Design LSTM, start of the top module:
module LSTM(clk, Of, En, Ci, Cip, In, Ui, Uf, Uk, Uo, Wi, Wk, Wf, Wo, Vo, Bi, Bo, Bf, Bk, PrevH, Cout, Hout);
==> flow/config.mk <==
export PLATFORM = sky130hd
export DESIGN_NAME = LSTM
export DESIGN_NICKNAME = LSTM
export VERILOG_FILES = /design/flow/design.v
export SDC_FILE = /design/flow/constraint.sdc
export NUM_CORES = 4
export LEC_CHECK = 0
export ABC_AREA = 1
export CAP_MARGIN = 20
export CORE_MARGIN = 2
export CORE_UTILIZATION = 68
export CTS_CLUSTER_SIZE = 97
export PLACE_DENSITY = 0.37
export SLEW_MARGIN = 20
export TNS_END_PERCENT = 15
==> flow/constraint.sdc <==
create_clock -name core_clock -period 30.2 [get_ports {clk}]
set_input_delay 6.0400 -clock core_clock [delete_from_list [all_inputs] [get_ports {clk}]]
set_output_delay 6.0400 -clock core_clock [all_outputs]
set_load 0.01 [all_outputs]
run.sh (not shown) runs the stock make flow with config.mk's settings and CLKGATE_MAP_FILE=.
The first run finished but fails on negative setup slack.
==> next run, changes <==
- ABC_AREA: 1 -> unset
- CORE_UTILIZATION: 68 -> 40
- CTS_CLUSTER_SIZE: 97 -> unset
- PLACE_DENSITY: 0.37 -> unset
- TNS_END_PERCENT: 15 -> unset
- clock period: 30.2 -> 44.2 ns (I/O delays scaled with it)
The new run went through all stages and came out clean.
Worst setup slack improves by 7800 ps.
Cell count falls by 16%.
Via count falls by 21%.
Wire length falls by 8.8%.

* * *

Setup of build 86:
LSTM again, from the RTL that the note above started with.
clock: 65.7 ns
lec_check: 0
abc_area: 0
cap_margin: 40
cell_pad_in_sites_detail_placement: 0
cell_pad_in_sites_global_placement: 1
core_aspect_ratio: 1.74
core_margin: 6
core_utilization: 51
cts_cluster_diameter: 334
cts_cluster_size: 99
gpl_routability_driven: 0
hold_slack_margin: -0.07
min_routing_layer: met1
place_density: 0.5
slew_margin: 5
tns_end_percent: 5
Build 86 went all the way through synthesis, placement and routing and the layout is clean on timing, DRC and antenna.
### build 86 -> build 38
Settings: swapping 6 for 8 in CORE_MARGIN; clearing HOLD_SLACK_MARGIN, which used to be -0.07; clearing PLACE_DENSITY, which used to be 0.5; swapping 1.74 for 1.57 in CORE_ASPECT_RATIO; swapping 5 for 90 in TNS_END_PERCENT; swapping 0 for 1 in ABC_AREA; swapping 0 for 1 in CELL_PAD_IN_SITES_DETAIL_PLACEMENT; swapping 51 for 25 in CORE_UTILIZATION; swapping 5 for 20 in SLEW_MARGIN; swapping 334 for 368 in CTS_CLUSTER_DIAMETER; swapping 1 for 2 in CELL_PAD_IN_SITES_GLOBAL_PLACEMENT; putting MAX_ROUTING_LAYER at met4 where nothing was set; putting SETUP_SLACK_MARGIN at 5.0 where nothing was set; swapping met1 for met2 in MIN_ROUTING_LAYER; swapping 99 for 70 in CTS_CLUSTER_SIZE.
--- outcome ---
- Synthesized cell count grows by more than a quarter when moving from build 86 to build 38.
- NOTE number of nets in the layout build 86->build 38 increased by more than 10%
- Relative to build 86, antenna diode count has gone up in build 38.
- Compared with build 86, in build 38 maximum clock rate moved down; flop and latch count out of synthesis level; initial cell density of the core moved down.
[inputs] build 5 vs build 38
Settings: MAX_ROUTING_LAYER removed (was met4); HOLD_SLACK_MARGIN newly set to -0.07; MIN_ROUTING_LAYER changed from met2 to met1; SETUP_SLACK_MARGIN removed (was 5.0); CELL_PAD_IN_SITES_GLOBAL_PLACEMENT changed from 2 to 1; CORE_ASPECT_RATIO changed from 1.57 to 0.5; CORE_MARGIN changed from 8 to 2; TNS_END_PERCENT changed from 90 to 5; PLACE_DENSITY newly set to 0.5; CORE_UTILIZATION changed from 25 to 51; ABC_AREA changed from 1 to 0; CELL_PAD_IN_SITES_DETAIL_PLACEMENT changed from 1 to 0; CTS_CLUSTER_SIZE changed from 70 to 99; CTS_CLUSTER_DIAMETER changed from 368 to 334.
Non-clock buffer count in the final layout (build 5 vs. build 38) decreases slightly
The maximum fanout encountered on the critical timing path number comes out higher for build 38 vs build 5.
Build 5 has completed all stages; timing, DRC and antenna checks passed.
Compared with build 38, total via count after detailed routing in build 5 decreased by more than a quarter.
Cell resize tally after clock tree synthesis came out exactly the same in build 5 and build 38.
Diff build 5..build 38 | share of the clock period used by the worst path after layout | negligible
Of build 5 and build 38, the lower chip area in the Yosys report belongs to build 5.
Build 5 vs build 38 on average vias per placed instance: build 5 is the lower one.
When build 5 is set beside build 38, its area of the core turns out to be about 55% smaller.
## Diff of input files: build 87 against build 5
Settings: TNS_END_PERCENT removed (was 5); SETUP_SLACK_MARGIN newly set to 5.0; CORE_ASPECT_RATIO changed from 0.5 to 1.57; CTS_CLUSTER_SIZE changed from 99 to 70; CAP_MARGIN changed from 40 to 20; CTS_CLUSTER_DIAMETER changed from 334 to 368; HOLD_SLACK_MARGIN changed from -0.07 to -0.09; CORE_UTILIZATION changed from 51 to 17; MAX_ROUTING_LAYER newly set to met4; CELL_PAD_IN_SITES_DETAIL_PLACEMENT changed from 0 to 1; PLACE_DENSITY removed (was 0.5).
==> results <==
Fraction of the cycle the final worst path needs is lower on build 87. Between build 87 and build 5, it is build 87 whose area growth from synthesis to layout is higher, by 6.3 points. Combinational share of cell area down 4.0 points in build 87 wrt build 5. Build 87 and build 5 ended up with roughly the same fmax. Across both runs, actual slew at the worst max-slew pin was higher for build 87 than for build 5. Build 87 ran to completion and came out clean on the timing, DRC and antenna checks. Build 5 finished every step from synthesis to the final layout, and the layout passed the timing, DRC and antenna checks. Going from build 5 to build 87, the non-clock buffer count was found to have gone up by about 1.4%.

* * *

Setup of v31:
LSTM again, from the RTL that the note above started with.
Settings: LEC_CHECK=0, ABC_AREA=0, CAP_MARGIN=5, CELL_PAD_IN_SITES_DETAIL_PLACEMENT=0, CELL_PAD_IN_SITES_GLOBAL_PLACEMENT=1, CORE_ASPECT_RATIO=1.74, CORE_MARGIN=2, CORE_UTILIZATION=51, CTS_CLUSTER_DIAMETER=334, CTS_CLUSTER_SIZE=99, GPL_ROUTABILITY_DRIVEN=0, HOLD_SLACK_MARGIN=-0.07, MIN_ROUTING_LAYER=met1, PLACE_DENSITY=0.5, SLEW_MARGIN=5, TNS_END_PERCENT=5; clock period 65.7 ns.
v31 reached the end of the flow, and the finished layout is clean on the timing, DRC and antenna checks.
--- input diff v31..v21 ---
==> flow/config.mk <==
export PLATFORM = sky130hd
export DESIGN_NAME = LSTM
export DESIGN_NICKNAME = LSTM
export VERILOG_FILES = /design/flow/design.v
export SDC_FILE = /design/flow/constraint.sdc
export NUM_CORES = 4
export LEC_CHECK = 0
export ABC_AREA = 1
export CAP_MARGIN = 20
export CELL_PAD_IN_SITES_DETAIL_PLACEMENT = 1
export CELL_PAD_IN_SITES_GLOBAL_PLACEMENT = 1
export CORE_ASPECT_RATIO = 1.57
export CORE_MARGIN = 8
export CORE_UTILIZATION = 17
export CTS_CLUSTER_DIAMETER = 368
export CTS_CLUSTER_SIZE = 70
export GPL_ROUTABILITY_DRIVEN = 0
export MAX_ROUTING_LAYER = met4
export MIN_ROUTING_LAYER = met2
export SETUP_SLACK_MARGIN = 5.0
export SLEW_MARGIN = 20
### Flow results
For v21, the critical-path cell with the highest stage delay was clkdlybuf4s50_1, unlike v31, where it was fa_1. The run showing the greater detail-routed via count per cell is v31. Diff v31 -> v21: first-pass GRT wire length picked up an extra 26000 um, number of global-route vias before repair +about 70%, xor/xnor cell area share of the yosys netlist went down by 3.9 points, total via count in the routed design now larger.
#### Input delta (v26 over v21)
==> flow/config.mk <==
export PLATFORM = sky130hd
export DESIGN_NAME = LSTM
export DESIGN_NICKNAME = LSTM
export VERILOG_FILES = /design/flow/design.v
export SDC_FILE = /design/flow/constraint.sdc
export NUM_CORES = 4
export LEC_CHECK = 0
export ABC_AREA = 1
export CAP_MARGIN = 20
export CORE_MARGIN = 2
export CORE_UTILIZATION = 68
export SLEW_MARGIN = 20
==> flow/constraint.sdc <==
create_clock -name core_clock -period 34.6 [get_ports {clk}]
set_input_delay 6.9200 -clock core_clock [delete_from_list [all_inputs] [get_ports {clk}]]
set_output_delay 6.9200 -clock core_clock [all_outputs]
set_load 0.01 [all_outputs]
==> comparison <==
Although v26 finished all stages, its layout failed final checks on negative setup slack. Layout inverter count without the clock tree came out exactly the same in v26 and v21. v26 against v21: global-route usage now sits higher; critical path's largest stage delay down 60 ps. met3 usage in global routing came out lower on v26 than on v21. In v26, the die size came out 85000 um^2 below the value in v21. Number of antenna cells inserted was higher in the run labelled v21. Required time of the critical path ended up 24880 ps lower on v26 than on v21. Delta (v26 minus v21): minimum setup slack after placement fell by 15010 ps, setup slack of the worst register-to-register path fell by 29020 ps, smallest setup slack after layout fell by 14360 ps, detailed-route wire length per cell fell by 1.2 um.
#### Input delta (v22 over v26)
--- a/flow/config.mk
+++ b/flow/config.mk
@@ -7,6 +7,5 @@
 export LEC_CHECK = 0
-export ABC_AREA = 1
 export CAP_MARGIN = 20
 export CORE_MARGIN = 2
-export CORE_UTILIZATION = 68
+export CORE_UTILIZATION = 60
 export SLEW_MARGIN = 20
==> flow/constraint.sdc <==
create_clock -name core_clock -period 20.1 [get_ports {clk}]
set_input_delay 4.0200 -clock core_clock [delete_from_list [all_inputs] [get_ports {clk}]]
set_output_delay 4.0200 -clock core_clock [all_outputs]
set_load 0.01 [all_outputs]
--- outcome ---
v22 finished every stage; the final checks, however, were not passed, the failures being negative setup slack. When the final numbers for v22 and v26 were put side by side, the number of setup buffers added after CTS turned out to be smaller in v26. The largest incremental delay on the critical path of v22 and that of v26 are within noise of each other. v22 vs v26 — placed standard-cell area dropped by a few percent. As far as count of buffers inserted at the top-level ports goes, v22 and v26 are indistinguishable; the numbers are identical. In the metrics for v22 and v26, the one carrying the lower final cycle utilization of the critical path is v26. Global-route wire length before repair, v22 and v26: lower on v22. Across both runs, basic-gate share of the synthesized area counting and, or, nand and nor cells was lower for v22 than for v26.
Setup changes, v22 to v42
--- a/flow/config.mk
+++ b/flow/config.mk
@@ -9,3 +9,3 @@
 export CORE_MARGIN = 2
-export CORE_UTILIZATION = 60
+export CORE_UTILIZATION = 36
 export SLEW_MARGIN = 20
==> flow/constraint.sdc <==
create_clock -name core_clock -period 44.2 [get_ports {clk}]
set_input_delay 8.8400 -clock core_clock [delete_from_list [all_inputs] [get_ports {clk}]]
set_output_delay 8.8400 -clock core_clock [all_outputs]
set_load 0.01 [all_outputs]
==> results <==
Both conditions hold for v42: the flow ran to the end and the final layout passed the timing, DRC and antenna checks. On worst slack on hold paths, v42 does better than v22. The area growth from synthesis to layout in v42 was lower than what v22 gave. On v42: count of clock-buffer cells in the layout is 1 lower than what v22 gave. Diff v22 -> v42: global-route usage decreased 9.8 points; share of the core filled with cells in the final layout decreased 30 points; cell area decreased about 1.8%. Comparing v42 against v22, there is no change at all in async set-or-reset flop fraction in the synthesized netlist.
